==> inputs of trial 15 <==
## usb_interface_v1_0
module usb_interface_v1_0 #
(
	parameter RESET_CYCLES = 100,
	parameter  C_M00_AXI_START_DATA_VALUE	= 32'h00000000,
	parameter  C_M00_AXI_TARGET_SLAVE_BASE_ADDR	= 32'h00000000,
	parameter integer C_M00_AXI_ADDR_WIDTH	= 32,
	parameter integer C_M00_AXI_DATA_WIDTH	= 32,
	parameter integer C_M00_AXI_TRANSACTIONS_NUM	= 4
) (
	input wire [(8 - 1):0] usb_data_in,
	output wire [(8 - 1):0] usb_data_out,
	output wire usb_data_oe,
	input wire [(1 + 4 + 4 + 16)-8-1:0] usb_addr,
	input wire usb_rd_n,
	input wire usb_wr_n,
	input wire usb_ce_n,
	output wire sw_reset_n,
	input wire  m00_axi_aclk,
	input wire  m00_axi_aresetn,
	output wire [C_M00_AXI_ADDR_WIDTH-1 : 0] m00_axi_awaddr,
	output wire [2 : 0] m00_axi_awprot,
	output wire  m00_axi_awvalid,
	input wire  m00_axi_awready,
	output wire [C_M00_AXI_DATA_WIDTH-1 : 0] m00_axi_wdata,
	output wire [C_M00_AXI_DATA_WIDTH/8-1 : 0] m00_axi_wstrb,
	output wire  m00_axi_wvalid,
	input wire  m00_axi_wready,
	input wire [1 : 0] m00_axi_bresp,
	input wire  m00_axi_bvalid,
	output wire  m00_axi_bready,
	output wire [C_M00_AXI_ADDR_WIDTH-1 : 0] m00_axi_araddr,
	output wire [2 : 0] m00_axi_arprot,
	output wire  m00_axi_arvalid,
	input wire  m00_axi_arready,
	input wire [C_M00_AXI_DATA_WIDTH-1 : 0] m00_axi_rdata,
	input wire [1 : 0] m00_axi_rresp,
	input wire  m00_axi_rvalid,
	output wire  m00_axi_rready
);
clock: 6.76 ns
lec_check: 0
cap_margin: 20
core_margin: 2
core_utilization: 66
cts_cluster_diameter: 41
hold_slack_margin: -0.09
setup_slack_margin: -0.41
slew_margin: 20
tns_end_percent: 5
run.sh (not shown) runs the stock make flow with config.mk's settings and CLKGATE_MAP_FILE=.
==> inputs of build 30, as changes to trial 15 <==
--- a/flow/config.mk
+++ b/flow/config.mk
@@ -8,8 +8,7 @@
 export CAP_MARGIN = 20
+export CELL_PAD_IN_SITES_GLOBAL_PLACEMENT = 1
+export CORE_ASPECT_RATIO = 0.9
 export CORE_MARGIN = 2
-export CORE_UTILIZATION = 66
-export CTS_CLUSTER_DIAMETER = 41
-export HOLD_SLACK_MARGIN = -0.09
-export SETUP_SLACK_MARGIN = -0.41
+export CORE_UTILIZATION = 40
+export GPL_ROUTABILITY_DRIVEN = 0
 export SLEW_MARGIN = 20
-export TNS_END_PERCENT = 5
==> flow/constraint.sdc (replaced) <==
create_clock -name core_clock -period 10.0 [get_ports {m00_axi_aclk}]
set_input_delay 2.0000 -clock core_clock [delete_from_list [all_inputs] [get_ports {m00_axi_aclk}]]
set_output_delay 2.0000 -clock core_clock [all_outputs]
set_load 0.01 [all_outputs]
==> results <==
Worst slew margin relative to its limit: build 30 22.3%; trial 15 17.1%
Outcome: build 30 timing/DRC/antenna clean; trial 15 timing/DRC/antenna clean
Clock Power Share: build 30 43.0%; trial 15 44.6%
Clock latency on the worst-skew pair: build 30 0.79 ns; trial 15 0.77 ns
Highest-delay cell along the critical path: build 30 nor4_2; trial 15 clkdlybuf4s50_1
Met1 demand-to-capacity share in global routing: build 30 38.3%; trial 15 50.0%
Critical Path Source: build 30 usb_addr[1]; trial 15 usb_addr[3]
Number of inserted filler cells in the final layout: build 30 14.0k; trial 15 6296
Arrival time at the worst endpoint: build 30 6.95 ns; trial 15 5.66 ns
Initial Utilization: build 30 40.4%; trial 15 66.4%
Clock-cell share: build 30 7.30%; trial 15 8.06%
Power share of the sequential group: build 30 46.3%; trial 15 45.3%
Area occupied by multi-input gates: build 30 27000 µm²; trial 15 26900 µm²
Layout net count: build 30 5308; trial 15 5298
Pin count of the biggest net entering global routing: build 30 182; trial 15 183
First-pass GRT wire length: build 30 309000 µm; trial 15 272000 µm
Number of warnings the tools reported: build 30 67; trial 15 64

---

==> build 60 <==
Starting RTL as in the previous note.
clock: 3.05 ns
lec_check: 0
cap_margin: 20
core_margin: 2
core_utilization: 72
cts_cluster_diameter: 54
cts_cluster_size: 40
setup_slack_margin: -0.18
slew_margin: 20
==> inputs of build 38, as changes to build 60 <==
--- a/flow/config.mk
+++ b/flow/config.mk
@@ -7,8 +7,8 @@
 export LEC_CHECK = 0
 export CAP_MARGIN = 20
 export CORE_MARGIN = 2
-export CORE_UTILIZATION = 72
-export CTS_CLUSTER_DIAMETER = 54
-export CTS_CLUSTER_SIZE = 40
-export SETUP_SLACK_MARGIN = -0.18
+export CORE_UTILIZATION = 66
+export HOLD_SLACK_MARGIN = -0.09
+export SETUP_SLACK_MARGIN = -0.5
 export SLEW_MARGIN = 20
+export TNS_END_PERCENT = 5
==> flow/constraint.sdc (replaced) <==
create_clock -name core_clock -period 6.59 [get_ports {m00_axi_aclk}]
set_input_delay 1.3180 -clock core_clock [delete_from_list [all_inputs] [get_ports {m00_axi_aclk}]]
set_output_delay 1.3180 -clock core_clock [all_outputs]
set_load 0.01 [all_outputs]
==> inputs of build 10, as changes to build 60 <==
--- a/flow/config.mk
+++ b/flow/config.mk
@@ -7,8 +7,7 @@
 export LEC_CHECK = 0
 export CAP_MARGIN = 20
 export CORE_MARGIN = 2
-export CORE_UTILIZATION = 72
-export CTS_CLUSTER_DIAMETER = 54
-export CTS_CLUSTER_SIZE = 40
-export SETUP_SLACK_MARGIN = -0.18
+export CORE_UTILIZATION = 70
+export CTS_CLUSTER_SIZE = 33
+export PLACE_DENSITY = 0.6
 export SLEW_MARGIN = 20
==> flow/constraint.sdc (replaced) <==
create_clock -name core_clock -period 4.51 [get_ports {m00_axi_aclk}]
set_input_delay 0.9020 -clock core_clock [delete_from_list [all_inputs] [get_ports {m00_axi_aclk}]]
set_output_delay 0.9020 -clock core_clock [all_outputs]
set_load 0.01 [all_outputs]
==> results.txt <==
Status: finished with violations
Failing Checks: setup timing
Min-delay worst type: reg -> reg
DP Area: 67500 µm²
Worst Slack Setup Final: -265 ps
Reg-to-Reg End: command_control_inst.read_buffer.ram[3][14]$_DFFE_PN0P_
All-Layer GR Usage: 43.2%
Post-Place Cells: 6421
Cell depth of the worst setup path: 13
Endpoints failing setup: 613
Worst hold slack: 353 ps
That was build 60.
==> results.txt <==
Endpoints failing setup: 0
Cell depth of the worst setup path: 10
Status: complete, no violations
Min-delay worst type: reg -> reg
All-Layer GR Usage: 37.9%
Post-Place Cells: 6240
Reg-to-Reg End: command_control_inst.write_buffer.ram[14][21]$_DFFE_PN0P_
Worst hold slack: 416 ps
That was build 38.
==> results.txt <==
Status: complete, no violations
Worst Slack Setup Final: 653 ps
Reg-to-Reg End: command_control_inst.r_response_out[4]$_DFFE_PN1P_
All-Layer GR Usage: 41.3%
Post-Place Cells: 6214
Min-delay worst type: in -> async
Worst hold slack: 99.6 ps
DP Area: 65100 µm²
That was build 10.
Power is estimated from default activity; no workload was simulated.
